==> flow/design.v <==
module fpu #(
    parameter DATA_WIDTH = 32,
    parameter INST_WIDTH = 1
)(
    input                   i_clk,
    input                   i_rst_n,
    input  [DATA_WIDTH-1:0] i_data_a,
    input  [DATA_WIDTH-1:0] i_data_b,
    input  [INST_WIDTH-1:0] i_inst,
    input                   i_valid,
    output [DATA_WIDTH-1:0] o_data,
    output                  o_valid
);
    reg [DATA_WIDTH-1:0] o_data_r, o_data_w; 
    reg                  o_valid_r, o_valid_w;
    wire [30:23]          i_expo_a, i_expo_b;
    wire [22:0]           i_frag_a, i_frag_b;
    reg [30:23]           i_expo_sub;
    reg [30:23]           o_expo;
    wire                  i_sign_a, i_sign_b;
    reg [46:0]            i_frag_aa, i_frag_bb;
    reg [23:0]            i_frag_a1, i_frag_b1;
    reg [46:0]            i_frag_af, i_frag_bf;
    reg [47:0]            i_frag_o, i_frag_ma, i_frag_mb;
    reg [22:0]            i_frag_oo;
    assign o_data = o_data_r;   
    assign o_valid = o_valid_r;
    assign i_expo_a = i_data_a[30:23];
    assign i_expo_b = i_data_b[30:23];
    assign i_frag_a = i_data_a[22:0];
    assign i_frag_b = i_data_b[22:0];
    assign i_sign_a = i_data_a[DATA_WIDTH-1];
    assign i_sign_b = i_data_b[DATA_WIDTH-1];
    always @(*) begin
        i_expo_sub = 8'd0;
        o_expo     = 8'd0;
        i_frag_aa  = 47'd0;
        i_frag_bb  = 47'd0;
        i_frag_a1  = 24'd0;
        i_frag_b1  = 24'd0;
        i_frag_af  = 47'd0;
        i_frag_bf  = 47'd0;
        i_frag_o   = 48'd0;
        i_frag_ma  = 48'd0;
        i_frag_mb  = 48'd0;
        i_frag_oo  = 23'd0;
        if (i_valid) begin     
            case (i_inst) 
                1'd0: begin   
                    i_frag_a1 = {1'b1, i_frag_a};
                    i_frag_b1 = {1'b1, i_frag_b};
                    if (i_expo_a > i_expo_b) begin 
                        i_expo_sub = i_expo_a - i_expo_b;
                        i_frag_bf = {i_frag_b1, 23'b0};
                        i_frag_bb = i_frag_bf >> i_expo_sub;
                        i_frag_aa = {i_frag_a1, 23'b0};
                        o_expo = i_expo_a;
                    end
                    else begin
                        i_expo_sub = i_expo_b - i_expo_a;
                        i_frag_af = {i_frag_a1, 23'b0};
                        i_frag_aa = i_frag_af >> i_expo_sub;
                        i_frag_bb = {i_frag_b1, 23'b0};
                        o_expo = i_expo_b;
                    end
                    if (i_sign_a ^ i_sign_b) begin                        
                        if (i_frag_aa > i_frag_bb) begin
                            i_frag_o = i_frag_aa - i_frag_bb;
                            o_data_w[DATA_WIDTH-1] = i_sign_a;
                        end
                        else begin
                            i_frag_o = i_frag_bb - i_frag_aa;
                            o_data_w[DATA_WIDTH-1] = i_sign_b;
                        end
                        if (i_frag_o[46] == 1) begin
                            if (i_frag_o[22] == 1)
                                o_data_w[22:0] = i_frag_o[45:23]+1;
                            else
                                o_data_w[22:0] = i_frag_o[45:23];
                            o_data_w[30:23] = o_expo;
                        end
                        else if (i_frag_o[45] == 1) begin
                            if (i_frag_o[21] == 1)
                                o_data_w[22:0] = i_frag_o[44:22]+1;
                            else
                                o_data_w[22:0] = i_frag_o[44:22];
                            o_data_w[30:23] = o_expo - 1;
                        end
                        else if (i_frag_o[44] == 1) begin
                            if (i_frag_o[20] == 1)
                                o_data_w[22:0] = i_frag_o[43:21]+1;
                            else
                                o_data_w[22:0] = i_frag_o[43:21];
                            o_data_w[30:23] = o_expo - 2;
                        end
                        else if (i_frag_o[43] == 1) begin
                            if (i_frag_o[19] == 1)
                                o_data_w[22:0] = i_frag_o[42:20]+1;
                            else
                                o_data_w[22:0] = i_frag_o[42:20];
                            o_data_w[30:23] = o_expo - 3;
                        end
                        else if (i_frag_o[42] == 1) begin
                            if (i_frag_o[18] == 1)
                                o_data_w[22:0] = i_frag_o[41:19]+1;
                            else
                                o_data_w[22:0] = i_frag_o[41:19];
                            o_data_w[30:23] = o_expo - 4;
                        end
                        else begin
                            o_data_w[22:0] = i_frag_o[39:17];
                            o_data_w[30:23] = o_expo;                               
                        end
                    end
                    else begin
                        i_frag_o = i_frag_aa + i_frag_bb;
                        if (i_frag_o[47] == 1) begin
                            if (i_frag_o[23] == 1)
                                o_data_w[22:0] = i_frag_o[46:24]+1;
                            else
                                o_data_w[22:0] = i_frag_o[46:24];
                            o_data_w[30:23] = o_expo + 1;
                        end
                        else if (i_frag_o[46] == 1) begin
                            if (i_frag_o[22] == 1)
                                o_data_w[22:0] = i_frag_o[45:23] + 1;
                            else
                                o_data_w[22:0] = i_frag_o[45:23];
                            o_data_w[30:23] = o_expo;
                        end
                        else begin
                            o_data_w[22:0] = i_frag_o[44:12];
                            o_data_w[30:23] = o_expo - 1;
                        end
                        o_data_w[DATA_WIDTH-1] = i_sign_a;
                    end
                    o_valid_w = 1;                    
                end
                1'd1: begin
                    o_expo = i_expo_a + i_expo_b - 127;
                    o_data_w[DATA_WIDTH-1] = i_sign_a ^ i_sign_b;
                    i_frag_ma[47:24] = 24'd0;
                    i_frag_ma[23] = 1;
                    i_frag_ma[22:0] = i_frag_a;
                    i_frag_mb[47:24] = 24'd0;
                    i_frag_mb[23] = 1;
                    i_frag_mb[22:0] = i_frag_b;
                    i_frag_o = i_frag_ma * i_frag_mb;
                    if (i_frag_o[22] && i_frag_o[21]) begin
                        i_frag_o[47:23] = i_frag_o[47:23] + 1;
                    end
                    else if (i_frag_o[22] && ~i_frag_o[21]) begin 
                        i_frag_o[20] = |i_frag_o[20:0]? 1 : 0;  
                        if (i_frag_o[20] == 1)
                            i_frag_o[47:23] = i_frag_o[47:23] + 1;
                        else if (i_frag_o[23] == 1)
                            i_frag_o[47:23] = i_frag_o[47:23] + 1;
                    end
                    if (i_frag_o[47] || ~i_frag_o[46]) begin
                        if (i_frag_o[47]) begin
                            i_frag_o = i_frag_o >> 1;
                            o_expo = o_expo + 1;   
                        end  
                        if (i_frag_o[22] && i_frag_o[21]) begin
                            i_frag_o[47:23] = i_frag_o[47:23] + 1;
                        end
                        else if (i_frag_o[22] && ~i_frag_o[21]) begin 
                            i_frag_o[20] = |i_frag_o[20:0]? 1 : 0;  
                            if (i_frag_o[20] == 1)
                                i_frag_o[47:23] = i_frag_o[47:23] + 1;
                            else if (i_frag_o[23] == 1)
                                i_frag_o[47:23] = i_frag_o[47:23] + 1;
                        end
                    end
                    o_data_w[22:0] = i_frag_o[45:23];
                    o_data_w[30:23] = o_expo;
                    o_valid_w = 1;    
                end
                default: begin
                    o_data_w     = 0;
                    o_valid_w    = 1;  
                end  
            endcase
        end else begin
            o_data_w     = 0; 
            o_valid_w    = 0;  
        end
    end
    always @(posedge i_clk or negedge i_rst_n) begin
        if(~i_rst_n) begin    
            o_data_r <= 0;
            o_valid_r <= 0;
        end else begin
            o_data_r <= o_data_w;
            o_valid_r <= o_valid_w;
        end
    end
endmodule
==> flow/run.sh <==
#!/bin/bash
# the make line also repeats each setting of config.mk as NAME=value (left out here)
make -C /OpenROAD-flow-scripts/flow DESIGN_CONFIG=/design/flow/config.mk WORK_HOME=/design/flow/orfs CLKGATE_MAP_FILE= finish
==> flow/config.mk <==
export PLATFORM = sky130hd
export DESIGN_NAME = fpu
export DESIGN_NICKNAME = fpu
export VERILOG_FILES = /design/flow/design.v
export SDC_FILE = /design/flow/constraint.sdc
export NUM_CORES = 4
export LEC_CHECK = 0
export ABC_AREA = 1
export CAP_MARGIN = 20
export CORE_MARGIN = 2
export CORE_UTILIZATION = 40
export CTS_CLUSTER_DIAMETER = 270
export CTS_CLUSTER_SIZE = 100
export SLEW_MARGIN = 0
export TNS_END_PERCENT = 20
==> flow/constraint.sdc <==
create_clock -name core_clock -period 14.0 [get_ports {i_clk}]
set_input_delay 2.8000 -clock core_clock [delete_from_list [all_inputs] [get_ports {i_clk}]]
set_output_delay 2.8000 -clock core_clock [all_outputs]
set_load 0.01 [all_outputs]
==> impl_metrics.tcl, run 1 <==
# implementation run metrics
set metrics [dict create \
    outcome "finished clean" \
    remaining_drc_errors 0 \
    yosys.area.top_type_share_pct 22.7 \
    synthArstFlopShare_pct 100 \
    grt.total_usage_pct 32.6 \
    synth_area_per_cell_um2 5.90 \
    synthesis.instances 7232 \
    worst_setup_path_start_kind "input port" \
    critical-path-slowest-cell "sky130_fd_sc_hd__clkdlybuf4s50_1" \
    setup.worst_path.class "in2reg" \
    count_of_instantiated_cells_in_the_yosys_netlist 7232 \
    synth-warning-count 1 \
    rsz0062_at_grt "no" \
    fill_cells 11702 \
    route.detailed.wl_per_inst_um 20.9 \
    post_dp_cell_area_mm2 0.0455 \
    timing.max_cap.violations 0 \
    core_util_floorplan_pct 40.4 \
    netlist.top_cell.by_instances "sky130_fd_sc_hd__nand2_1" \
    place_hpwl_um 153000 \
    post_synth_main_logic_family "simple AND/OR/NAND/NOR gates" \
    timing.final.max_slew_violations 0 \
    cell_family_with_the_largest_share_of_critical_path_delay "adder cells" \
    yosys_chip_area_mm2 0.0427 \
    cp_max_fo 23 \
    simple_gate_share_of_the_synthesized_area_pct 34.1 \
    postRouteWirelength_um 180000 \
    chipWidth_um 331 \
    ant_nets 0 \
    max_h_tree_level 2 \
    drt_first_pass_iters 9 \
    mappedNetlistArea_mm2 0.0427 \
    placeableCoreArea_mm2 0.106 \
    max_freq_ghz 0.0751 \
    cp_num_buf_inv 8 \
    via_per_inst 5.43 \
    synth_top_cell_by_area "sky130_fd_sc_hd__fa_1" \
    ys_seq_share_pct 1.93 \
    slowest_delay_ns 1.11 \
    tritoncts_num_sinks 33 \
    detailroute.via_count 46749 \
    max_slew.worst_pin.slew_ns 1.03 \
    cell_variety_after_synth 63 \
    final_setup_violation_count 0 \
    cts_setup_buffers 0 \
    buffer_ports.inserted 100 \
    cts_buffers 5 \
    netlist_top_cells_area "sky130_fd_sc_hd__fa_1, sky130_fd_sc_hd__nand2_1, sky130_fd_sc_hd__inv_1" \
    muxShareOfSynthArea_pct 0.0234 \
    ys_sh_xor_pct 3.63 \
    floorplan.rows 119 \
    num-nets-final 8081 \
    grt_pass1_wl_um 273000 \
    grt_remaining_overflow 0 \
    weighted_congestion_at_the_end_of_routability_driven_global_placement 1.05 \
    timing.critical_path.arrival_ns 13.53 \
    initialDrtViolationCount 4886 \
    finalSetupTns_ns 0 \
    cts.path.max_buffers 2 \
    die-height_um 331 \
    openroad.warnings 91 \
    critical_path.startpoint "i_data_b[20]" \
    chip_area_mm2 0.109 \
    synthesized_net_count 8096 \
    top_level_ports 101 \
    synth-seq-cells 33 \
    area.growth.synth_to_final_pct 6.99 \
    clock-root-buffer "sky130_fd_sc_hd__clkbuf_16" \
    grt_pass1_vias 45881 \
    report.final.hold_viol_count 0 \
    worst_slew_margin_rel_pct 31.0 \
    utilization_pct 43.3 \
    timing.critical_path.required_ns 14.21 \
    cp.depth 44 \
    clkSlewWorstSetupHoldPaths_ns 0.05 \
    synth-edff-count 0 \
    grt_max_degree 73 \
    finalCritPeriodShare_pct 95.1 \
    synthFlopType "sky130_fd_sc_hd__dfrtp_1" \
    cp-endpoint "o_data_r[15]" \
    setup.worst_path.end_class "flop" \
    tritoncts "done" \
    min-delay-path-class "in2async" \
    synth_adder_area_share_pct 31.9 \
    post-route-min-period_ns 13.31 \
    post-route-cell-area_mm2 0.0457 \
    initial_antenna_violation_count 5 \
    synth.cellmix.compoundShare_pct 11.2 \
    ys_top_cells_by_count "sky130_fd_sc_hd__nand2_1, sky130_fd_sc_hd__inv_1, sky130_fd_sc_hd__nand3_1, sky130_fd_sc_hd__fa_1, sky130_fd_sc_hd__nor2_1" \
]
## metal layers
layer | routed length (µm) | track usage, % | vias up
met5 | 13 | 0 | -
met4 | 8600 | 13.3 | 2
met3 | 13300 | 3.04 | 411
met2 | 83000 | 54.4 | 2116
met1 | 75300 | 43.2 | 22188
li1 | - | - | 22032
## what timing repair did
item                                    in CTS  in global routing
gates resized                                0                  4
hold buffers                                 0                  0
endpoints found under the setup margin       0                  6
## metrics by stage
| stage | setup WS (ns) | std cells | hold WS [ns] |
|---|---|---|---|
| final | 0.689 | 8612 | 2.92 |
| after global routing | 0.00490 | 8611 | 2.97 |
| after CTS | 0.709 | 8609 | 2.94 |
| after detailed placement | 0.460 | 8601 | 3.22 |
| after global placement | 0.555 | 8601 | 3.23 |
| after floorplan | 2.62 | 7232 | 2.50 |
## cell type report
type	count	area (µm²)	share of cell area [%]
inverters	1613	6060	13.3
well taps	1391	1740	3.81
diodes	3	7.51	0.0164
repair buffers	271	2360	5.16
clock inverters	1	30.0	0.0657
flip-flops and latches	33	826	1.81
multi-input cells	5293	34500	75.6
clock buffers	7	143	0.312
==> run 2: changes to the inputs <==
Settings changed: ABC_AREA 1 to default, CAP_MARGIN 20 to 0, CORE_UTILIZATION 40 to 71, CTS_CLUSTER_DIAMETER 270 to 375, CTS_CLUSTER_SIZE 100 to 83, SETUP_SLACK_MARGIN from default to 2.24, SLEW_MARGIN 0 to 20, TNS_END_PERCENT 20 to default.
Clock period 14.0 ns to 7.84 ns, I/O delays scaled along.
==> impl_metrics.tcl, run 2 <==
# yosys + openroad results
set metrics [dict create \
    chipWidth_um 245 \
    ys_seq_share_pct 2.00 \
    count_of_instantiated_cells_in_the_yosys_netlist 5522 \
    synthesized_net_count 6386 \
    top_level_ports 101 \
    synth-edff-count 0 \
    yosys_chip_area_mm2 0.0413 \
    synth-seq-cells 33 \
    synthesis.instances 5522 \
    floorplan.rows 88 \
    ys_sh_xor_pct 6.70 \
    mappedNetlistArea_mm2 0.0413 \
    chip_area_mm2 0.0601 \
    lastStage "clock tree synthesis" \
    simple_gate_share_of_the_synthesized_area_pct 23.4 \
    synthFlopType "sky130_fd_sc_hd__dfrtp_1" \
    netlist.top_cell.by_instances "sky130_fd_sc_hd__inv_1" \
    placeableCoreArea_mm2 0.0576 \
    yosys.area.top_type_share_pct 23.5 \
    synth_adder_area_share_pct 33.0 \
    synth.cellmix.compoundShare_pct 21.4 \
    preCtsSetupSlack_ns -4.59 \
    ys_top_cells_by_count "sky130_fd_sc_hd__inv_1, sky130_fd_sc_hd__nand2_1, sky130_fd_sc_hd__fa_1, sky130_fd_sc_hd__nor2_1, sky130_fd_sc_hd__ha_1" \
    netlist_top_cells_area "sky130_fd_sc_hd__fa_1, sky130_fd_sc_hd__ha_1, sky130_fd_sc_hd__inv_1" \
    post_synth_main_logic_family "adder cells" \
    synth_top_cell_by_area "sky130_fd_sc_hd__fa_1" \
    die-height_um 245 \
    number_of_cells_in_the_design_after_placement 7730 \
    weighted_congestion_at_the_end_of_routability_driven_global_placement 1.27 \
    tool.error "[ERROR DPL-0038] Utilization greater than 100%, impossible to legalize" \
    core_util_floorplan_pct 71.7 \
    synthArstFlopShare_pct 100 \
    synth-warning-count 1 \
    muxShareOfSynthArea_pct 3.30 \
    buffer_ports.inserted 100 \
    synth_area_per_cell_um2 7.47 \
    outcome "aborted with a tool error" \
    cell_variety_after_synth 139 \
    place_hpwl_um 187000 \
]
-- run 2: stage by stage --
| step | cell area [µm²] | setup TNS [ns] |
|---|---|---|
| floorplan | 42500 | -76.93 |
| global placement | 55600 | -99.18 |
| detailed placement | 55600 | -129.89 |
==> run 3: changes to the inputs <==
Settings changed: ABC_AREA from default to 1, CAP_MARGIN 0 to 30, CORE_UTILIZATION 71 to 72, CTS_CLUSTER_DIAMETER 375 to 97, CTS_CLUSTER_SIZE 83 to 37, HOLD_SLACK_MARGIN from default to 0.29, MIN_ROUTING_LAYER from default to met1, PLACE_DENSITY from default to 0.75, SETUP_SLACK_MARGIN 2.24 to -1.51, SLEW_MARGIN 20 to 25, TNS_END_PERCENT from default to 100.
Clock period 7.84 ns to 9.54 ns, I/O delays scaled along.
==> impl_metrics.tcl, run 3 <==
# yosys + openroad results
set metrics [dict create \
    tritoncts_num_sinks 33 \
    synth-warning-count 1 \
    synthesized_net_count 8096 \
    yosys.area.top_type_share_pct 22.7 \
    synth.cellmix.compoundShare_pct 11.2 \
    place_hpwl_um 149000 \
    buffer_ports.inserted 100 \
    synth-seq-cells 33 \
    ys_seq_share_pct 1.93 \
    core_util_floorplan_pct 72.6 \
    netlist.top_cell.by_instances "sky130_fd_sc_hd__nand2_1" \
    count_of_instantiated_cells_in_the_yosys_netlist 7232 \
    post_dp_cell_area_mm2 0.0498 \
    mappedNetlistArea_mm2 0.0427 \
    clock-root-buffer "sky130_fd_sc_hd__clkbuf_16" \
    post_synth_main_logic_family "simple AND/OR/NAND/NOR gates" \
    weighted_congestion_at_the_end_of_routability_driven_global_placement 1.26 \
    synthFlopType "sky130_fd_sc_hd__dfrtp_1" \
    synth_area_per_cell_um2 5.90 \
    grt.total_usage_pct 72.2 \
    outcome "aborted with a tool error" \
    lastStage "global routing" \
    ys_top_cells_by_count "sky130_fd_sc_hd__nand2_1, sky130_fd_sc_hd__inv_1, sky130_fd_sc_hd__nand3_1, sky130_fd_sc_hd__fa_1, sky130_fd_sc_hd__nor2_1" \
    netlist_top_cells_area "sky130_fd_sc_hd__fa_1, sky130_fd_sc_hd__nand2_1, sky130_fd_sc_hd__inv_1" \
    chip_area_mm2 0.0613 \
    chipWidth_um 248 \
    die-height_um 248 \
    synth-edff-count 0 \
    tool.error "[ERROR GRT-0232] Routing congestion too high. Check the congestion heatmap in the GUI." \
    floorplan.rows 89 \
    synthArstFlopShare_pct 100 \
    cell_variety_after_synth 63 \
    placeableCoreArea_mm2 0.0588 \
    simple_gate_share_of_the_synthesized_area_pct 34.1 \
    grt_remaining_overflow 10 \
    muxShareOfSynthArea_pct 0.0234 \
    ys_sh_xor_pct 3.63 \
    cts_buffers 5 \
    synthesis.instances 7232 \
    top_level_ports 101 \
    yosys_chip_area_mm2 0.0427 \
    synth_top_cell_by_area "sky130_fd_sc_hd__fa_1" \
    cts.path.max_buffers 2 \
    synth_adder_area_share_pct 31.9 \
    max_h_tree_level 2 \
]
[run 3: through the flow]
| step | TNS (ns) | worst slack (ns) | hold slack, ns | cells |
|---|---|---|---|---|
| CTS | -40.09 | -1.51 | 2.09 | 8607 |
| floorplan | -16.37 | -0.949 | 1.61 | 7232 |
| detailed placement | -58.40 | -2.16 | 2.38 | 8596 |
| global placement | -38.27 | -1.57 | 2.34 | 8595 |
[run 3: what timing repair did]
item,CTS
setup endpoints to repair,21
pin swaps,3
gates resized,15
hold buffers,0
buffers inserted,3
cloned,1
[run 3: routing by layer]
metal  GRT usage [%]  overflow
met1            73.2         0
met2            90.3         6
met3            57.2         0
met4            65.9         4
met5            23.6         0
==> run 4: changes to the inputs <==
Settings changed: ABC_AREA 1 to default, CAP_MARGIN 30 to 20, CORE_ASPECT_RATIO from default to 1.84, CORE_MARGIN 2 to 7, CORE_UTILIZATION 72 to 46, CTS_CLUSTER_DIAMETER 97 to 272, CTS_CLUSTER_SIZE 37 to 96, HOLD_SLACK_MARGIN 0.29 to 0.06, PLACE_DENSITY 0.75 to 0.42, SLEW_MARGIN 25 to 10, TNS_END_PERCENT 100 to 5.
Clock period 9.54 ns to 21.5 ns, I/O delays scaled along.
==> impl_metrics.tcl, run 4 <==
# implementation run metrics
set metrics [dict create \
    ys_sh_xor_pct 6.70 \
    yosys_chip_area_mm2 0.0413 \
    cts_buffers 5 \
    yosys.area.top_type_share_pct 23.5 \
    timing.final.max_slew_violations 0 \
    setup.worst_path.end_class "flop" \
    area.growth.synth_to_final_pct 5.43 \
    synthesis.instances 5522 \
    cp-endpoint "o_data_r[13]" \
    max_freq_ghz 0.0574 \
    num-nets-final 6305 \
    count_of_instantiated_cells_in_the_yosys_netlist 5522 \
    worst_slew_margin_rel_pct 18.1 \
    clkSlewWorstSetupHoldPaths_ns 0.06 \
    tritoncts_num_sinks 33 \
    place_hpwl_um 157000 \
    postRouteWirelength_um 200000 \
    weighted_congestion_at_the_end_of_routability_driven_global_placement 1.04 \
    setup.worst_path.class "in2reg" \
    mappedNetlistArea_mm2 0.0413 \
    cell_family_with_the_largest_share_of_critical_path_delay "AND-OR/OR-AND gates" \
    detailroute.via_count 43261 \
    synth.cellmix.compoundShare_pct 21.4 \
    hold_fix_buffers_at_cts 0 \
    ys_top_cells_by_count "sky130_fd_sc_hd__inv_1, sky130_fd_sc_hd__nand2_1, sky130_fd_sc_hd__fa_1, sky130_fd_sc_hd__nor2_1, sky130_fd_sc_hd__ha_1" \
    synthArstFlopShare_pct 100 \
    max_h_tree_level 2 \
    synth-seq-cells 33 \
    post_cts.resized_instances 0 \
    cts_setup_buffers 0 \
    openroad.warnings 99 \
    synth_adder_area_share_pct 33.0 \
    route.detailed.wl_per_inst_um 30.5 \
    clock-root-buffer "sky130_fd_sc_hd__clkbuf_16" \
    synth-warning-count 1 \
    final_setup_violation_count 0 \
    netlist_top_cells_area "sky130_fd_sc_hd__fa_1, sky130_fd_sc_hd__ha_1, sky130_fd_sc_hd__inv_1" \
    tritoncts "done" \
    max_slew.worst_pin.slew_ns 1.22 \
    finalCritPeriodShare_pct 81.0 \
    synth-edff-count 0 \
    buffer_ports.inserted 100 \
    number_of_cells_in_the_design_after_placement 6558 \
    grt_pass1_wl_um 289000 \
    report.final.hold_viol_count 0 \
    synthesized_net_count 6386 \
    min-delay-path-class "in2async" \
    grt.total_usage_pct 38.8 \
    post-route-min-period_ns 17.42 \
    grt_max_degree 145 \
    cp.depth 39 \
    top_level_ports 101 \
    initialDrtViolationCount 4087 \
    post_synth_main_logic_family "adder cells" \
    ant_nets 0 \
    remaining_drc_errors 0 \
    rsz0062_at_grt "no" \
    grt_remaining_overflow 0 \
    timing.critical_path.arrival_ns 17.59 \
    finalSetupTns_ns 0 \
    synth_top_cell_by_area "sky130_fd_sc_hd__fa_1" \
    grt_pass1_vias 44701 \
    via_per_inst 6.58 \
    chip_area_mm2 0.0987 \
    worst_setup_path_start_kind "input port" \
    ys_seq_share_pct 2.00 \
    muxShareOfSynthArea_pct 3.30 \
    synthFlopType "sky130_fd_sc_hd__dfrtp_1" \
    cell_variety_after_synth 139 \
    slowest_delay_ns 0.78 \
    drt_first_pass_iters 6 \
    floorplan.rows 148 \
    chipWidth_um 235 \
    final-instance-count-excl-fill 6574 \
    synth_area_per_cell_um2 7.47 \
    critical_path.startpoint "i_data_b[30]" \
    initial_antenna_violation_count 16 \
    core_util_floorplan_pct 46.5 \
    netlist.top_cell.by_instances "sky130_fd_sc_hd__inv_1" \
    cts.path.max_buffers 2 \
    critical-path-slowest-cell "sky130_fd_sc_hd__o311ai_1" \
    simple_gate_share_of_the_synthesized_area_pct 23.4 \
    fill_cells 9061 \
    die-height_um 420 \
    outcome "finished clean" \
    cp_num_buf_inv 5 \
    placeableCoreArea_mm2 0.0887 \
    timing.max_cap.violations 0 \
    cp_max_fo 144 \
    timing.critical_path.required_ns 21.67 \
]
-- run 4: cell type report --
type	instances	area (µm²)	area share, %
repair buffers	236	2040	4.69
diodes	7	17.5	0.0403
clock inverters	3	17.5	0.0403
well taps	1125	1410	3.24
inverters	739	2770	6.38
flip-flops and latches	33	826	1.90
clock buffers	5	125	0.288
multi-input cells	4426	36300	83.4
-- run 4: metal layers --
layer | GRT usage (%) | wire, µm | vias to the layer above
met5 | 0 | 88 | -
met4 | 37.8 | 24500 | 14
met3 | 5.35 | 13500 | 997
met2 | 69.4 | 97600 | 2414
met1 | 38.2 | 64600 | 21146
li1 | - | - | 18690
-- run 4: metrics by stage --
stage / hold WS, ns / instance area (µm²) / setup slack [ns] / utilization (%)
2_1_floorplan: 4.00 / 41300 / 6.36 / -
3_3_place_gp: 4.73 / 43300 / 4.38 / 48.9
3_5_place_dp: 4.75 / 43300 / 4.36 / 48.9
4_1_cts: 4.45 / 43500 / 4.59 / 49.0
5_1_grt: 4.48 / 43500 / 3.56 / 49.0
6_report: 4.43 / 43500 / 4.08 / 49.1
==> run 5: changes to the inputs <==
Settings changed: CORE_ASPECT_RATIO 1.84 to default, CORE_MARGIN 7 to 2, CORE_UTILIZATION 46 to 72, CTS_CLUSTER_DIAMETER 272 to 334, CTS_CLUSTER_SIZE 96 to 74, HOLD_SLACK_MARGIN 0.06 to 0.28, PLACE_DENSITY 0.42 to default, PLACE_DENSITY_LB_ADDON from default to 0.24, SETUP_SLACK_MARGIN -1.51 to -1.06, SLEW_MARGIN 10 to 25.
Clock period 21.5 ns to 10.6 ns, I/O delays scaled along.
==> impl_metrics.tcl, run 5 <==
# yosys + openroad results
set metrics [dict create \
    outcome "aborted with a tool error" \
    yosys_chip_area_mm2 0.0413 \
    simple_gate_share_of_the_synthesized_area_pct 23.4 \
    synth.cellmix.compoundShare_pct 21.4 \
    ys_top_cells_by_count "sky130_fd_sc_hd__inv_1, sky130_fd_sc_hd__nand2_1, sky130_fd_sc_hd__fa_1, sky130_fd_sc_hd__nor2_1, sky130_fd_sc_hd__ha_1" \
    ys_sh_xor_pct 6.70 \
    yosys.area.top_type_share_pct 23.5 \
    synthesis.instances 5522 \
    count_of_instantiated_cells_in_the_yosys_netlist 5522 \
    synthFlopType "sky130_fd_sc_hd__dfrtp_1" \
    mappedNetlistArea_mm2 0.0413 \
    cts_buffers 5 \
    place_hpwl_um 186000 \
    netlist_top_cells_area "sky130_fd_sc_hd__fa_1, sky130_fd_sc_hd__ha_1, sky130_fd_sc_hd__inv_1" \
    synth_area_per_cell_um2 7.47 \
    preCtsSetupSlack_ns -2.76 \
    ys_seq_share_pct 2.00 \
    hold_fix_buffers_at_cts 0 \
    synth_top_cell_by_area "sky130_fd_sc_hd__fa_1" \
    synth-seq-cells 33 \
    clock-root-buffer "sky130_fd_sc_hd__clkbuf_16" \
    placeableCoreArea_mm2 0.0565 \
    synthesized_net_count 6386 \
    tool.error "[ERROR GRT-0116] Global routing finished with congestion. Check the congestion regions in the DRC Viewer." \
    max_h_tree_level 2 \
    chip_area_mm2 0.0592 \
    synthArstFlopShare_pct 100 \
    cts.path.max_buffers 2 \
    chipWidth_um 243 \
    weighted_congestion_at_the_end_of_routability_driven_global_placement 1.26 \
    grt.total_usage_pct 112 \
    die-height_um 243 \
    floorplan.rows 87 \
    lastStage "global routing" \
    netlist.top_cell.by_instances "sky130_fd_sc_hd__inv_1" \
    post_synth_main_logic_family "adder cells" \
    synth_adder_area_share_pct 33.0 \
    top_level_ports 101 \
    buffer_ports.inserted 100 \
    grt_remaining_overflow 7818 \
    cell_variety_after_synth 139 \
    core_util_floorplan_pct 73.0 \
    synth-warning-count 1 \
    tritoncts_num_sinks 33 \
    muxShareOfSynthArea_pct 3.30 \
    synth-edff-count 0 \
]
==> run 5: stage by stage <==
stage	instances	cell area (µm²)	setup TNS [ns]
2_1_floorplan	5522	41800	-16.41
3_3_place_gp	7551	53600	-34.30
3_5_place_dp	7551	53600	-69.94
4_1_cts	7552	54400	-28.28
==> run 5: metal layers <==
metal,track usage (%),overflow
met5,71.6,26
met1,94.4,257
met4,122,1391
met3,88.2,244
met2,149,5900
==> run 5: timing repair <==
item | 4_1_cts
resized | 520
gates cloned | 4
pin swaps | 110
endpoints found under the setup margin | 31
setup buffers | 55
==> run 6: changes to the inputs <==
Settings changed: CORE_UTILIZATION 72 to 40, CTS_CLUSTER_DIAMETER 334 to default, CTS_CLUSTER_SIZE 74 to default, HOLD_SLACK_MARGIN 0.28 to default, MIN_ROUTING_LAYER met1 to default, PLACE_DENSITY_LB_ADDON 0.24 to default, SETUP_SLACK_MARGIN -1.06 to 0.2, SLEW_MARGIN 25 to 20, TNS_END_PERCENT 5 to default.
Clock period 10.6 ns to 13.8 ns, I/O delays scaled along.
==> impl_metrics.tcl, run 6 <==
# implementation run metrics
set metrics [dict create \
    grt_pass1_vias 45379 \
    timing.critical_path.required_ns 13.97 \
    initialDrtViolationCount 5290 \
    outcome "finished clean" \
    setup.worst_path.end_class "flop" \
    post_synth_main_logic_family "adder cells" \
    cp_num_buf_inv 7 \
    remaining_drc_errors 0 \
    num-nets-final 7097 \
    openroad.warnings 91 \
    route.detailed.wl_per_inst_um 25.4 \
    post-route-min-period_ns 13.27 \
    worst_setup_path_start_kind "input port" \
    muxShareOfSynthArea_pct 3.30 \
    cell_family_with_the_largest_share_of_critical_path_delay "simple AND/OR/NAND/NOR gates" \
    yosys_chip_area_mm2 0.0413 \
    cp.depth 38 \
    timing.final.max_slew_violations 0 \
    synth_adder_area_share_pct 33.0 \
    ys_seq_share_pct 2.00 \
    worst_slew_margin_rel_pct 17.5 \
    critical-path-top-cell-by-count "sky130_fd_sc_hd__buf_4" \
    setup.worst_path.class "in2reg" \
    mappedNetlistArea_mm2 0.0413 \
    grt.total_usage_pct 35.9 \
    tritoncts "done" \
    floorplan.rows 117 \
    critical_path.startpoint "i_data_b[26]" \
    synth-seq-cells 33 \
    clkSlewWorstSetupHoldPaths_ns 0.06 \
    synth-edff-count 0 \
    tritoncts_num_sinks 33 \
    detailroute.via_count 45683 \
    report.final.hold_viol_count 0 \
    hold_fix_buffers_at_cts 0 \
    top_level_ports 101 \
    synthArstFlopShare_pct 100 \
    grt_remaining_overflow 0 \
    chip_area_mm2 0.106 \
    synth_area_per_cell_um2 7.47 \
    max_freq_ghz 0.0753 \
    utilization_pct 49.1 \
    ys_sh_xor_pct 6.70 \
    grt_pass1_wl_um 291000 \
    buffer_ports.inserted 100 \
    cts.path.max_buffers 2 \
    placeableCoreArea_mm2 0.102 \
    ant_nets 0 \
    rsz0062_at_grt "no" \
    slowest_delay_ns 0.74 \
    cell_variety_after_synth 139 \
    synthesis.instances 5522 \
    via_per_inst 6.01 \
    netlist_top_cells_area "sky130_fd_sc_hd__fa_1, sky130_fd_sc_hd__ha_1, sky130_fd_sc_hd__inv_1" \
    area.growth.synth_to_final_pct 21.4 \
    synthFlopType "sky130_fd_sc_hd__dfrtp_1" \
    finalCritPeriodShare_pct 96.2 \
    synth-warning-count 1 \
    simple_gate_share_of_the_synthesized_area_pct 23.4 \
    weighted_congestion_at_the_end_of_routability_driven_global_placement 1.07 \
    synth.cellmix.compoundShare_pct 21.4 \
    max_h_tree_level 2 \
    clock-root-buffer "sky130_fd_sc_hd__clkbuf_16" \
    min-delay-path-class "in2async" \
    cts_buffers 5 \
    critical-path-slowest-cell "sky130_fd_sc_hd__a2111oi_1" \
    synthesized_net_count 6386 \
    timing.max_cap.violations 0 \
    cp-endpoint "o_data_r[19]" \
    place_hpwl_um 164000 \
    netlist.top_cell.by_instances "sky130_fd_sc_hd__inv_1" \
    drt_first_pass_iters 6 \
    cp_max_fo 10 \
    grt_max_degree 49 \
    ys_top_cells_by_count "sky130_fd_sc_hd__inv_1, sky130_fd_sc_hd__nand2_1, sky130_fd_sc_hd__fa_1, sky130_fd_sc_hd__nor2_1, sky130_fd_sc_hd__ha_1" \
    max_slew.worst_pin.slew_ns 1.23 \
    final_setup_violation_count 0 \
    core_util_floorplan_pct 40.4 \
    postRouteWirelength_um 193000 \
    die-height_um 325 \
    initial_antenna_violation_count 13 \
    count_of_instantiated_cells_in_the_yosys_netlist 5522 \
    chipWidth_um 325 \
    timing.critical_path.arrival_ns 13.44 \
    yosys.area.top_type_share_pct 23.5 \
    synth_top_cell_by_area "sky130_fd_sc_hd__fa_1" \
]
## run 6: timing repair
item                       CTS  global route
pin swaps                    0             3
setup endpoints to repair    7            23
setup buffers                0             8
resized                      1            40
## run 6: layer usage
layer | track usage (%) | vias up | wire (µm)
met3 | 5.26 | 494 | 17800
li1 | - | 20277 | -
met2 | 55.8 | 2484 | 83600
met1 | 48.5 | 22416 | 80100
met4 | 17.6 | 12 | 11800
met5 | 0 | - | 94
## run 6: layout make-up
| class | instances | area [µm²] |
|---|---|---|
| antenna | 3 | 7.51 |
| clock buffer | 5 | 125 |
| clock inverter | 3 | 46.3 |
| fill | 10285 | 51900 |
| inverter | 739 | 2780 |
| multi-input combinational | 4426 | 36400 |
| sequential | 33 | 826 |
| tap | 1368 | 1710 |
| timing repair buffer | 1028 | 8240 |
## run 6: stage by stage
| step | setup slack (ns) | hold WS (ns) | cell area, µm² | cells | setup TNS [ns] |
|---|---|---|---|---|---|
| detailed placement | -0.195 | 3.20 | 49700 | 7586 | -1.16 |
| global route | 0.200 | 2.94 | 50100 | 7602 | 0 |
| finish | 0.526 | 2.88 | 50100 | 7605 | 0 |
| CTS | 0.221 | 2.91 | 49900 | 7594 | 0 |
| global placement | 0.130 | 3.20 | 49700 | 7586 | 0 |
| floorplan | 0.205 | 2.46 | 41300 | 5522 | 0 |
==> run 7: changes to the inputs <==
Settings changed: CORE_UTILIZATION 40 to 57, CTS_CLUSTER_SIZE from default to 100, SETUP_SLACK_MARGIN 0.2 to default, TNS_END_PERCENT from default to 40.
Clock period 13.8 ns to 7.77 ns, I/O delays scaled along.
==> impl_metrics.tcl, run 7 <==
# yosys + openroad results
set metrics [dict create \
    synthFlopType "sky130_fd_sc_hd__dfrtp_1" \
    netlist_top_cells_area "sky130_fd_sc_hd__fa_1, sky130_fd_sc_hd__ha_1, sky130_fd_sc_hd__inv_1" \
    synth-warning-count 1 \
    count_of_instantiated_cells_in_the_yosys_netlist 5522 \
    grt.total_usage_pct 74.3 \
    ys_sh_xor_pct 6.70 \
    cts.path.max_buffers 2 \
    placeableCoreArea_mm2 0.0716 \
    synth-seq-cells 33 \
    cell_variety_after_synth 139 \
    muxShareOfSynthArea_pct 3.30 \
    preCtsSetupSlack_ns -4.05 \
    post_synth_main_logic_family "adder cells" \
    buffer_ports.inserted 100 \
    synth_top_cell_by_area "sky130_fd_sc_hd__fa_1" \
    chip_area_mm2 0.0746 \
    mappedNetlistArea_mm2 0.0413 \
    tritoncts_num_sinks 33 \
    synth_adder_area_share_pct 33.0 \
    top_level_ports 101 \
    ys_seq_share_pct 2.00 \
    tool.error "[ERROR GRT-0116] Global routing finished with congestion. Check the congestion regions in the DRC Viewer." \
    max_h_tree_level 2 \
    synthArstFlopShare_pct 100 \
    yosys_chip_area_mm2 0.0413 \
    synthesis.instances 5522 \
    synthesized_net_count 6386 \
    synth.cellmix.compoundShare_pct 21.4 \
    grt_remaining_overflow 31 \
    place_hpwl_um 164000 \
    die-height_um 273 \
    number_of_cells_in_the_design_after_placement 8017 \
    core_util_floorplan_pct 57.6 \
    lastStage "global routing" \
    outcome "aborted with a tool error" \
    synth-edff-count 0 \
    synth_area_per_cell_um2 7.47 \
    weighted_congestion_at_the_end_of_routability_driven_global_placement 1.15 \
    netlist.top_cell.by_instances "sky130_fd_sc_hd__inv_1" \
    yosys.area.top_type_share_pct 23.5 \
    simple_gate_share_of_the_synthesized_area_pct 23.4 \
    ys_top_cells_by_count "sky130_fd_sc_hd__inv_1, sky130_fd_sc_hd__nand2_1, sky130_fd_sc_hd__fa_1, sky130_fd_sc_hd__nor2_1, sky130_fd_sc_hd__ha_1" \
    chipWidth_um 273 \
    clock-root-buffer "sky130_fd_sc_hd__clkbuf_16" \
    post_dp_cell_area_mm2 0.0562 \
    cts_buffers 5 \
    floorplan.rows 98 \
]
run 7: through the flow:
step / util, % / hold WS, ns
floorplan: - / 1.26
detailed placement: 78.5 / 1.98
CTS: 82.9 / 1.69
global placement: 78.5 / 1.97
run 7: what timing repair did:
action,4_1_cts
pin swaps,179
setup endpoints to repair,32
hold endpoints to repair,0
setup buffers,157
hold buffers,0
cloned,11
resized,552
run 7: metal layers:
layer  GRT overflow  global-route usage, %
met1              3                   74.5
met3              7                   59.8
met2              9                   91.0
met4             12                   69.4
met5              0                   38.7
==> run 8: changes to the inputs <==
Settings changed: CORE_UTILIZATION 57 to 58, CTS_CLUSTER_SIZE 100 to default, TNS_END_PERCENT 40 to default.
Clock period 7.77 ns to 9.41 ns, I/O delays scaled along.
==> impl_metrics.tcl, run 8 <==
# yosys + openroad results
set metrics [dict create \
    outcome "aborted with a tool error" \
    lastStage "global routing" \
    tool.error "[ERROR GRT-0232] Routing congestion too high. Check the congestion heatmap in the GUI." \
    synth-edff-count 0 \
    post_synth_main_logic_family "adder cells" \
    yosys_chip_area_mm2 0.0413 \
    ys_sh_xor_pct 6.70 \
    preCtsSetupSlack_ns -2.60 \
    die-height_um 271 \
    ys_seq_share_pct 2.00 \
    synth.cellmix.compoundShare_pct 21.4 \
    cell_variety_after_synth 139 \
    chipWidth_um 271 \
    grt.total_usage_pct 80.4 \
    weighted_congestion_at_the_end_of_routability_driven_global_placement 1.15 \
    placeableCoreArea_mm2 0.0703 \
    cts.path.max_buffers 2 \
    synthFlopType "sky130_fd_sc_hd__dfrtp_1" \
    place_hpwl_um 157000 \
    synth_adder_area_share_pct 33.0 \
    cts_buffers 5 \
    synth-warning-count 1 \
    grt_remaining_overflow 105 \
    simple_gate_share_of_the_synthesized_area_pct 23.4 \
    muxShareOfSynthArea_pct 3.30 \
    synth-seq-cells 33 \
    chip_area_mm2 0.0733 \
    clock-root-buffer "sky130_fd_sc_hd__clkbuf_16" \
    number_of_cells_in_the_design_after_placement 7973 \
    floorplan.rows 97 \
    synthesized_net_count 6386 \
    synth_top_cell_by_area "sky130_fd_sc_hd__fa_1" \
    count_of_instantiated_cells_in_the_yosys_netlist 5522 \
    synthesis.instances 5522 \
    buffer_ports.inserted 100 \
    mappedNetlistArea_mm2 0.0413 \
    top_level_ports 101 \
    synth_area_per_cell_um2 7.47 \
    yosys.area.top_type_share_pct 23.5 \
    ys_top_cells_by_count "sky130_fd_sc_hd__inv_1, sky130_fd_sc_hd__nand2_1, sky130_fd_sc_hd__fa_1, sky130_fd_sc_hd__nor2_1, sky130_fd_sc_hd__ha_1" \
    max_h_tree_level 2 \
    synthArstFlopShare_pct 100 \
    tritoncts_num_sinks 33 \
    netlist.top_cell.by_instances "sky130_fd_sc_hd__inv_1" \
    netlist_top_cells_area "sky130_fd_sc_hd__fa_1, sky130_fd_sc_hd__ha_1, sky130_fd_sc_hd__inv_1" \
    core_util_floorplan_pct 58.7 \
]
run 8: routing by layer:
layer	GRT overflow	global-route usage, %
met1	0	79.0
met2	67	94.1
met3	5	69.7
met4	33	78.6
met5	0	49.4
run 8: metrics by stage:
step           util [%]  cell area [µm²]
4_1_cts            84.2            59200
3_5_place_dp       79.6            55900
3_3_place_gp       79.6            55900
2_1_floorplan         -            42000
run 8: what timing repair did:
item	in CTS
setup endpoints to repair	31
hold buffers	0
setup buffers	170
gates resized	583
pin swaps	151
cloned	20
==> run 9: changes to the inputs <==
Settings changed: CORE_UTILIZATION 58 to 72, CTS_CLUSTER_DIAMETER from default to 375, CTS_CLUSTER_SIZE from default to 41, HOLD_SLACK_MARGIN from default to 0.29, SETUP_SLACK_MARGIN from default to -0.73, TNS_END_PERCENT from default to 5.
Clock period 9.41 ns to 7.67 ns, I/O delays scaled along.
==> impl_metrics.tcl, run 9 <==
# yosys + openroad results
set metrics [dict create \
    mappedNetlistArea_mm2 0.0413 \
    cell_variety_after_synth 139 \
    chip_area_mm2 0.0592 \
    chipWidth_um 243 \
    netlist.top_cell.by_instances "sky130_fd_sc_hd__inv_1" \
    count_of_instantiated_cells_in_the_yosys_netlist 5522 \
    synthFlopType "sky130_fd_sc_hd__dfrtp_1" \
    outcome "aborted with a tool error" \
    ys_top_cells_by_count "sky130_fd_sc_hd__inv_1, sky130_fd_sc_hd__nand2_1, sky130_fd_sc_hd__fa_1, sky130_fd_sc_hd__nor2_1, sky130_fd_sc_hd__ha_1" \
    synth_top_cell_by_area "sky130_fd_sc_hd__fa_1" \
    tool.error "[ERROR DPL-0033] detailed placement checks failed during check placement." \
    synth_area_per_cell_um2 7.47 \
    netlist_top_cells_area "sky130_fd_sc_hd__fa_1, sky130_fd_sc_hd__ha_1, sky130_fd_sc_hd__inv_1" \
    post_synth_main_logic_family "adder cells" \
    synthesized_net_count 6386 \
    muxShareOfSynthArea_pct 3.30 \
    floorplan.rows 87 \
    core_util_floorplan_pct 73.0 \
    ys_seq_share_pct 2.00 \
    synth.cellmix.compoundShare_pct 21.4 \
    lastStage "detailed placement" \
    synthesis.instances 5522 \
    buffer_ports.inserted 100 \
    top_level_ports 101 \
    synth-seq-cells 33 \
    die-height_um 243 \
    ys_sh_xor_pct 6.70 \
    yosys.area.top_type_share_pct 23.5 \
    yosys_chip_area_mm2 0.0413 \
    simple_gate_share_of_the_synthesized_area_pct 23.4 \
    synth-warning-count 1 \
    synthArstFlopShare_pct 100 \
    synth_adder_area_share_pct 33.0 \
    placeableCoreArea_mm2 0.0565 \
    synth-edff-count 0 \
    weighted_congestion_at_the_end_of_routability_driven_global_placement 1.26 \
]
-- run 9: stage by stage --
step           setup TNS, ns  cells  area [µm²]  setup WS (ns)
3_3_place_gp         -105.27   7739       55200          -3.71
2_1_floorplan         -87.70   5522       41800          -3.42
==> run 10: changes to the inputs <==
Settings changed: ABC_AREA from default to 1, CAP_MARGIN 20 to 40, CORE_ASPECT_RATIO from default to 0.5, CORE_UTILIZATION 72 to 68, CTS_CLUSTER_DIAMETER 375 to 217, CTS_CLUSTER_SIZE 41 to 100, HOLD_SLACK_MARGIN 0.29 to default, PLACE_DENSITY from default to 0.38, SETUP_SLACK_MARGIN -0.73 to default.
Clock period 7.67 ns to 9.09 ns, I/O delays scaled along.
==> impl_metrics.tcl, run 10 <==
# yosys + openroad results
set metrics [dict create \
    placeableCoreArea_mm2 0.0616 \
    synth_area_per_cell_um2 5.90 \
    cts.path.max_buffers 2 \
    weighted_congestion_at_the_end_of_routability_driven_global_placement 1.29 \
    core_util_floorplan_pct 69.3 \
    grt_remaining_overflow 197 \
    lastStage "global routing" \
    yosys.area.top_type_share_pct 22.7 \
    top_level_ports 101 \
    preCtsSetupSlack_ns -2.22 \
    netlist.top_cell.by_instances "sky130_fd_sc_hd__nand2_1" \
    grt.total_usage_pct 79.9 \
    floorplan.rows 64 \
    synth-warning-count 1 \
    max_h_tree_level 2 \
    ys_seq_share_pct 1.93 \
    synth_adder_area_share_pct 31.9 \
    outcome "aborted with a tool error" \
    simple_gate_share_of_the_synthesized_area_pct 34.1 \
    ys_sh_xor_pct 3.63 \
    mappedNetlistArea_mm2 0.0427 \
    place_hpwl_um 154000 \
    yosys_chip_area_mm2 0.0427 \
    synthesis.instances 7232 \
    count_of_instantiated_cells_in_the_yosys_netlist 7232 \
    post_synth_main_logic_family "simple AND/OR/NAND/NOR gates" \
    synthFlopType "sky130_fd_sc_hd__dfrtp_1" \
    cts_buffers 5 \
    number_of_cells_in_the_design_after_placement 9037 \
    synthesized_net_count 8096 \
    synth-seq-cells 33 \
    synthArstFlopShare_pct 100 \
    ys_top_cells_by_count "sky130_fd_sc_hd__nand2_1, sky130_fd_sc_hd__inv_1, sky130_fd_sc_hd__nand3_1, sky130_fd_sc_hd__fa_1, sky130_fd_sc_hd__nor2_1" \
    cell_variety_after_synth 63 \
    tritoncts_num_sinks 33 \
    synth_top_cell_by_area "sky130_fd_sc_hd__fa_1" \
    chip_area_mm2 0.0649 \
    clock-root-buffer "sky130_fd_sc_hd__clkbuf_16" \
    tool.error "[ERROR GRT-0116] Global routing finished with congestion. Check the congestion regions in the DRC Viewer." \
    netlist_top_cells_area "sky130_fd_sc_hd__fa_1, sky130_fd_sc_hd__nand2_1, sky130_fd_sc_hd__inv_1" \
    synth.cellmix.compoundShare_pct 11.2 \
    synth-edff-count 0 \
    muxShareOfSynthArea_pct 0.0234 \
    chipWidth_um 358 \
    die-height_um 181 \
    buffer_ports.inserted 100 \
]
run 10: through the flow:
stage / utilization [%] / cell area [µm²] / setup TNS, ns
global placement: 86.6 / 53400 / -46.22
CTS: 89.1 / 54900 / -30.35
floorplan: - / 43600 / -10.12
detailed placement: 86.7 / 53400 / -59.01
run 10: timing repair:
action | 4_1_cts
resized | 169
cloned | 16
pin swaps | 53
endpoints found under the setup margin | 31
hold buffers | 0
setup buffers | 54
run 10: routing by layer:
layer  GRT overflow  GRT usage [%]
met5              0           43.1
met4             81           74.2
met3              9           70.4
met2            105           92.2
met1              2           81.0
==> run 11: changes to the inputs <==
Settings changed: ABC_AREA 1 to default, CAP_MARGIN 40 to 5, CELL_PAD_IN_SITES_DETAIL_PLACEMENT from default to 1, CELL_PAD_IN_SITES_GLOBAL_PLACEMENT from default to 2, CORE_ASPECT_RATIO 0.5 to default, CORE_MARGIN 2 to 9, CORE_UTILIZATION 68 to 38, CTS_CLUSTER_DIAMETER 217 to 386, CTS_CLUSTER_SIZE 100 to default, GPL_ROUTABILITY_DRIVEN from default to 1, MAX_ROUTING_LAYER from default to met5, PLACE_DENSITY 0.38 to default, SETUP_SLACK_MARGIN from default to -0.82, TNS_END_PERCENT 5 to 55.
Clock period 9.09 ns to 15.6 ns, I/O delays scaled along.
==> impl_metrics.tcl, run 11 <==
# implementation run metrics
set metrics [dict create \
    outcome "finished clean" \
    final_setup_violation_count 0 \
    synthArstFlopShare_pct 100 \
    drt_first_pass_iters 5 \
    clkSlewWorstSetupHoldPaths_ns 0.05 \
    critical-path-slowest-cell "sky130_fd_sc_hd__clkdlybuf4s50_1" \
    slowest_delay_ns 0.96 \
    post_synth_main_logic_family "adder cells" \
    core_util_floorplan_pct 38.4 \
    worst_setup_path_start_kind "input port" \
    yosys.area.top_type_share_pct 23.5 \
    timing.critical_path.required_ns 15.78 \
    die-height_um 348 \
    cp.depth 35 \
    route.detailed.wl_per_inst_um 28.2 \
    final-instance-count-excl-fill 6997 \
    openroad.warnings 93 \
    detailroute.via_count 42189 \
    tritoncts "done" \
    top_level_ports 101 \
    ys_top_cells_by_count "sky130_fd_sc_hd__inv_1, sky130_fd_sc_hd__nand2_1, sky130_fd_sc_hd__fa_1, sky130_fd_sc_hd__nor2_1, sky130_fd_sc_hd__ha_1" \
    max_freq_ghz 0.0682 \
    max_slew.worst_pin.slew_ns 1.12 \
    via_per_inst 6.03 \
    post-route-cell-area_mm2 0.0450 \
    place_hpwl_um 164000 \
    area.growth.synth_to_final_pct 9.08 \
    hold_fix_buffers_at_cts 0 \
    timing.final.max_slew_violations 0 \
    buffer_ports.inserted 100 \
    mappedNetlistArea_mm2 0.0413 \
    weighted_congestion_at_the_end_of_routability_driven_global_placement 0.960 \
    initialDrtViolationCount 3035 \
    max_h_tree_level 2 \
    synthesis.instances 5522 \
    post_cts.resized_instances 0 \
    grt_pass1_vias 44018 \
    ant_nets 0 \
    ys_seq_share_pct 2.00 \
    netlist.top_cell.by_instances "sky130_fd_sc_hd__inv_1" \
    num-nets-final 6456 \
    synthFlopType "sky130_fd_sc_hd__dfrtp_1" \
    cell_family_with_the_largest_share_of_critical_path_delay "adder cells" \
    chipWidth_um 348 \
    synth-warning-count 1 \
    ys_sh_xor_pct 6.70 \
    cts_setup_buffers 0 \
    cell_variety_after_synth 139 \
    postRouteWirelength_um 197000 \
    synth.cellmix.compoundShare_pct 21.4 \
    tritoncts_num_sinks 33 \
    timing.critical_path.arrival_ns 14.84 \
    finalCritPeriodShare_pct 94.0 \
    critical_path.startpoint "i_data_b[22]" \
    min-delay-path-class "in2async" \
    muxShareOfSynthArea_pct 3.30 \
    floorplan.rows 120 \
    rsz0062_at_grt "no" \
    post_dp_cell_area_mm2 0.0448 \
    finalSetupTns_ns 0 \
    grt_remaining_overflow 0 \
    simple_gate_share_of_the_synthesized_area_pct 23.4 \
    synth_adder_area_share_pct 33.0 \
    post-route-min-period_ns 14.66 \
    cts.path.max_buffers 2 \
    worst_slew_margin_rel_pct 25.2 \
    count_of_instantiated_cells_in_the_yosys_netlist 5522 \
    yosys_chip_area_mm2 0.0413 \
    clock-root-buffer "sky130_fd_sc_hd__clkbuf_16" \
    report.final.hold_viol_count 0 \
    grt_max_degree 74 \
    placeableCoreArea_mm2 0.107 \
    cts_buffers 5 \
    number_of_cells_in_the_design_after_placement 6988 \
    remaining_drc_errors 0 \
    cp_max_fo 14 \
    grt_pass1_wl_um 294000 \
    cp_num_buf_inv 7 \
    synthesized_net_count 6386 \
    cp-endpoint "o_data_r[19]" \
    initial_antenna_violation_count 5 \
    setup.worst_path.class "in2reg" \
    synth_area_per_cell_um2 7.47 \
    synth-edff-count 0 \
    critical-path-top-cell-by-count "sky130_fd_sc_hd__fa_1" \
    synth-seq-cells 33 \
    timing.max_cap.violations 0 \
    synth_top_cell_by_area "sky130_fd_sc_hd__fa_1" \
    grt.total_usage_pct 31.6 \
    netlist_top_cells_area "sky130_fd_sc_hd__fa_1, sky130_fd_sc_hd__ha_1, sky130_fd_sc_hd__inv_1" \
    setup.worst_path.end_class "flop" \
    chip_area_mm2 0.121 \
]
run 11: area by class of cell:
cell class	count	area, µm²
inverter	739	2770
clock inverter	1	30.0
multi-input combinational	4426	36300
sequential	33	826
fill	13377	62300
tap	1403	1760
antenna	1	2.50
timing repair buffer	387	3190
clock buffer	7	143
run 11: metal layers:
| metal | global-route usage [%] | vias up | share of wire, % | routed length [µm] |
|---|---|---|---|---|
| li1 | - | 18989 | - | - |
| met5 | 0 | - | 0 | 0 |
| met4 | 11.5 | 0 | 4.5 | 8860 |
| met3 | 2.86 | 339 | 5.3 | 10400 |
| met2 | 52.3 | 1447 | 46 | 90100 |
| met1 | 42.8 | 21414 | 45 | 88200 |
run 11: per-stage QoR:
stage                     util (%)  hold WS (ns)  worst slack, ns
after CTS                     41.9          3.27            0.980
final                         41.9          3.26            0.942
after global placement        41.8          3.56            0.941
after global routing          41.9          3.29            0.282
after detailed placement      41.8          3.56            0.762
after floorplan                  -          2.82             1.64
==> run 12: changes to the inputs <==
Settings changed: CAP_MARGIN 5 to 20, CELL_PAD_IN_SITES_DETAIL_PLACEMENT 1 to default, CELL_PAD_IN_SITES_GLOBAL_PLACEMENT 2 to default, CORE_MARGIN 9 to 2, CORE_UTILIZATION 38 to 72, CTS_CLUSTER_DIAMETER 386 to 334, CTS_CLUSTER_SIZE from default to 74, GPL_ROUTABILITY_DRIVEN 1 to default, HOLD_SLACK_MARGIN from default to 0.28, MAX_ROUTING_LAYER met5 to default, MIN_ROUTING_LAYER from default to met1, PLACE_DENSITY_LB_ADDON from default to 0.09, SETUP_SLACK_MARGIN -0.82 to default, SLEW_MARGIN 20 to 25, TNS_END_PERCENT 55 to 5.
Clock period 15.6 ns to 12.7 ns, I/O delays scaled along.
==> impl_metrics.tcl, run 12 <==
# implementation run metrics
set metrics [dict create \
    final_setup_violation_count 3 \
    floorplan.rows 87 \
    count_of_instantiated_cells_in_the_yosys_netlist 5522 \
    preCtsSetupSlack_ns -0.290 \
    chipWidth_um 243 \
    synth_adder_area_share_pct 33.0 \
    synth-edff-count 0 \
    rsz0062_at_grt "yes" \
    max_freq_ghz 0.0786 \
    max_slew.worst_pin.slew_ns 1.11 \
    tritoncts_num_sinks 33 \
    cp_num_buf_inv 8 \
    timing.critical_path.required_ns 12.86 \
    critical_path.startpoint "i_data_a[19]" \
    slowest_delay_ns 0.64 \
    tritoncts "done" \
    critical-path-slowest-cell "sky130_fd_sc_hd__fa_1" \
    post_dp_cell_area_mm2 0.0459 \
    synth_top_cell_by_area "sky130_fd_sc_hd__fa_1" \
    num-nets-final 6687 \
    ys_top_cells_by_count "sky130_fd_sc_hd__inv_1, sky130_fd_sc_hd__nand2_1, sky130_fd_sc_hd__fa_1, sky130_fd_sc_hd__nor2_1, sky130_fd_sc_hd__ha_1" \
    timing.critical_path.arrival_ns 12.89 \
    worst_slew_margin_rel_pct 25.4 \
    via_per_inst 7.32 \
    outcome "failed layout checks" \
    ys_sh_xor_pct 6.70 \
    synthesized_net_count 6386 \
    cp.depth 40 \
    simple_gate_share_of_the_synthesized_area_pct 23.4 \
    grt_pass1_vias 46041 \
    grt_remaining_overflow 0 \
    area.growth.synth_to_final_pct 13.8 \
    synthFlopType "sky130_fd_sc_hd__dfrtp_1" \
    weighted_congestion_at_the_end_of_routability_driven_global_placement 1.20 \
    hold_ws_ns 2.68 \
    post_synth_main_logic_family "adder cells" \
    violatedChecks "negative setup slack" \
    openroad.warnings 92 \
    synth-seq-cells 33 \
    grt.total_usage_pct 55.9 \
    drt_first_pass_iters 13 \
    clock-root-buffer "sky130_fd_sc_hd__clkbuf_16" \
    remaining_drc_errors 0 \
    placeableCoreArea_mm2 0.0565 \
    ant_nets 0 \
    buffer_ports.inserted 100 \
    min-delay-path-class "in2async" \
    initialDrtViolationCount 9623 \
    synthesis.instances 5522 \
    cts.path.max_buffers 2 \
    post-route-cell-area_mm2 0.0470 \
    finalCritPeriodShare_pct 100 \
    netlist_top_cells_area "sky130_fd_sc_hd__fa_1, sky130_fd_sc_hd__ha_1, sky130_fd_sc_hd__inv_1" \
    setup.worst_path.end_class "flop" \
    netlist.top_cell.by_instances "sky130_fd_sc_hd__inv_1" \
    setup.worst_path.class "in2reg" \
    core_util_floorplan_pct 73.0 \
    initial_antenna_violation_count 14 \
    cell_variety_after_synth 139 \
    place_hpwl_um 133000 \
    top_level_ports 101 \
    postRouteWirelength_um 179000 \
    grt_max_degree 93 \
    synth.cellmix.compoundShare_pct 21.4 \
    worst_setup_path_start_kind "input port" \
    synthArstFlopShare_pct 100 \
    timing.max_cap.violations 0 \
    utilization_pct 83.1 \
    post-route-min-period_ns 12.73 \
    finalSetupTns_ns -0.0588 \
    timing.final.max_slew_violations 0 \
    chip_area_mm2 0.0592 \
    synth_area_per_cell_um2 7.47 \
    cts_buffers 5 \
    muxShareOfSynthArea_pct 3.30 \
    yosys.area.top_type_share_pct 23.5 \
    die-height_um 243 \
    max_h_tree_level 2 \
    cell_family_with_the_largest_share_of_critical_path_delay "adder cells" \
    worst_case_setup_margin_in_the_final_layout_ns -0.0285 \
    synth-warning-count 1 \
    critical-path-top-cell-by-count "sky130_fd_sc_hd__fa_1" \
    mappedNetlistArea_mm2 0.0413 \
    clkSlewWorstSetupHoldPaths_ns 0.05 \
    route.detailed.wl_per_inst_um 27.1 \
    grt_pass1_wl_um 259000 \
    ys_seq_share_pct 2.00 \
    yosys_chip_area_mm2 0.0413 \
    cp_max_fo 6 \
    report.final.hold_viol_count 0 \
    cp-endpoint "o_data_r[16]" \
    detailroute.via_count 48210 \
]
==> run 12: timing repair <==
action | CTS | global route
pin swaps | 0 | 22
setup endpoints to repair | 3 | 30
gates resized | 2 | 120
setup buffers | 0 | 24
hold buffers | 0 | 0
gates cloned | 0 | 7
==> run 12: cell type report <==
cell class | instances | area (µm²)
Antenna cell | 10 | 25.0
Clock inverter | 1 | 5.00
Sequential cell | 33 | 826
Timing Repair Buffer | 617 | 5560
Multi-Input combinational cell | 4427 | 36600
Inverter | 739 | 2800
Clock buffer | 7 | 153
Fill cell | 3469 | 9540
Tap cell | 756 | 946
==> run 12: through the flow <==
| stage | std cells |
|---|---|
| floorplan | 5522 |
| global placement | 6540 |
| detailed placement | 6540 |
| CTS | 6548 |
| global route | 6583 |
| finish | 6590 |
==> run 12: metal layers <==
| metal | up-vias | track usage [%] | share of wire (%) |
|---|---|---|---|
| met5 | - | 0 | 0.13 |
| met3 | 1929 | 24.8 | 18 |
| met2 | 5121 | 80.4 | 39 |
| met4 | 14 | 42.5 | 12 |
| met1 | 21656 | 65.3 | 31 |
| li1 | 19490 | - | - |
==> run 13: changes to the inputs <==
Settings changed: CORE_UTILIZATION 72 to 32, CTS_CLUSTER_DIAMETER 334 to default, CTS_CLUSTER_SIZE 74 to default, HOLD_SLACK_MARGIN 0.28 to default, MIN_ROUTING_LAYER met1 to default, PLACE_DENSITY_LB_ADDON 0.09 to default, SLEW_MARGIN 25 to 20, TNS_END_PERCENT 5 to default.
Clock period 12.7 ns to 15.5 ns, I/O delays scaled along.
==> impl_metrics.tcl, run 13 <==
# implementation run metrics
set metrics [dict create \
    num-nets-final 6413 \
    cell_variety_after_synth 139 \
    final_setup_violation_count 0 \
    fill_cells 13642 \
    preCtsSetupSlack_ns 0.387 \
    cts.path.max_buffers 2 \
    setup.worst_path.end_class "flop" \
    synth-seq-cells 33 \
    post_synth_main_logic_family "adder cells" \
    critical-path-top-cell-by-count "sky130_fd_sc_hd__nand2_1" \
    weighted_congestion_at_the_end_of_routability_driven_global_placement 1.04 \
    route.detailed.wl_per_inst_um 25.2 \
    synth_adder_area_share_pct 33.0 \
    critical-path-slowest-cell "sky130_fd_sc_hd__clkdlybuf4s50_1" \
    finalSetupTns_ns 0 \
    tritoncts_num_sinks 33 \
    post-route-min-period_ns 14.98 \
    finalCritPeriodShare_pct 96.6 \
    grt_pass1_wl_um 271000 \
    worst_case_setup_margin_in_the_final_layout_ns 0.521 \
    clock-root-buffer "sky130_fd_sc_hd__clkbuf_16" \
    placeableCoreArea_mm2 0.128 \
    detailroute.via_count 43319 \
    grt_max_degree 57 \
    cp.depth 39 \
    tritoncts "done" \
    floorplan.rows 131 \
    min-delay-path-class "in2async" \
    rsz0062_at_grt "no" \
    cp_max_fo 18 \
    max_h_tree_level 2 \
    synth_top_cell_by_area "sky130_fd_sc_hd__fa_1" \
    max_slew.worst_pin.slew_ns 1.25 \
    buffer_ports.inserted 100 \
    top_level_ports 101 \
    slowest_delay_ns 0.90 \
    mappedNetlistArea_mm2 0.0413 \
    synth.cellmix.compoundShare_pct 21.4 \
    post_dp_cell_area_mm2 0.0448 \
    initial_antenna_violation_count 9 \
    grt_pass1_vias 41747 \
    worst_slew_margin_rel_pct 16.9 \
    synth-warning-count 1 \
    cell_family_with_the_largest_share_of_critical_path_delay "AND-OR/OR-AND gates" \
    simple_gate_share_of_the_synthesized_area_pct 23.4 \
    count_of_instantiated_cells_in_the_yosys_netlist 5522 \
    grt.total_usage_pct 26.8 \
    yosys_chip_area_mm2 0.0413 \
    ant_nets 0 \
    openroad.warnings 91 \
    grt_remaining_overflow 0 \
    ys_sh_xor_pct 6.70 \
    ys_top_cells_by_count "sky130_fd_sc_hd__inv_1, sky130_fd_sc_hd__nand2_1, sky130_fd_sc_hd__fa_1, sky130_fd_sc_hd__nor2_1, sky130_fd_sc_hd__ha_1" \
    chipWidth_um 363 \
    timing.max_cap.violations 0 \
    place_hpwl_um 148000 \
    synthFlopType "sky130_fd_sc_hd__dfrtp_1" \
    die-height_um 363 \
    timing.critical_path.arrival_ns 15.16 \
    netlist_top_cells_area "sky130_fd_sc_hd__fa_1, sky130_fd_sc_hd__ha_1, sky130_fd_sc_hd__inv_1" \
    outcome "finished clean" \
    cts_buffers 5 \
    synth_area_per_cell_um2 7.47 \
    initialDrtViolationCount 5780 \
    report.final.hold_viol_count 0 \
    setup.worst_path.class "in2reg" \
    clkSlewWorstSetupHoldPaths_ns 0.07 \
    max_freq_ghz 0.0668 \
    area.growth.synth_to_final_pct 9.04 \
    timing.critical_path.required_ns 15.68 \
    post-route-cell-area_mm2 0.0450 \
    remaining_drc_errors 0 \
    ys_seq_share_pct 2.00 \
    synthArstFlopShare_pct 100 \
    cp_num_buf_inv 5 \
    via_per_inst 6.00 \
    worst_setup_path_start_kind "input port" \
    core_util_floorplan_pct 32.3 \
    cp-endpoint "o_data_r[13]" \
    yosys.area.top_type_share_pct 23.5 \
    muxShareOfSynthArea_pct 3.30 \
    timing.final.max_slew_violations 0 \
    netlist.top_cell.by_instances "sky130_fd_sc_hd__inv_1" \
    synth-edff-count 0 \
    drt_first_pass_iters 7 \
    chip_area_mm2 0.132 \
    synthesized_net_count 6386 \
    critical_path.startpoint "i_data_a[24]" \
]
==> run 13: layout make-up <==
class / count / area (µm²) / area share, %
Clock buffer: 5 / 125 / 0.278
Multi-Input combinational cell: 4426 / 36300 / 80.7
Tap cell: 1662 / 2080 / 4.62
Inverter: 739 / 2770 / 6.16
Timing Repair Buffer: 344 / 2830 / 6.29
Clock inverter: 3 / 46.3 / 0.103
Antenna cell: 3 / 7.51 / 0.0167
Sequential cell: 33 / 826 / 1.84
==> run 13: routing by layer <==
layer	track usage [%]	routed length, µm	share of wire (%)	up-vias
li1	-	-	-	18914
met1	37.2	74800	41	21106
met2	40.7	76700	42	2774
met3	4.71	20300	11	519
met4	11.7	10100	5.6	6
met5	0	41	0.023	-
==> run 13: metrics by stage <==
stage               utilization (%)  hold slack [ns]  instances
floorplan                         -             2.80       5522
global placement               35.0             3.55       7204
detailed placement             35.0             3.55       7204
CTS                            35.2             3.25       7212
global route                   35.2             3.28       7212
finish                         35.2             3.23       7215
==> run 13: timing repair <==
action,in CTS,in global routing
endpoints found under the setup margin,0,17
hold buffers,0,0
gates resized,0,4
setup buffers,0,0
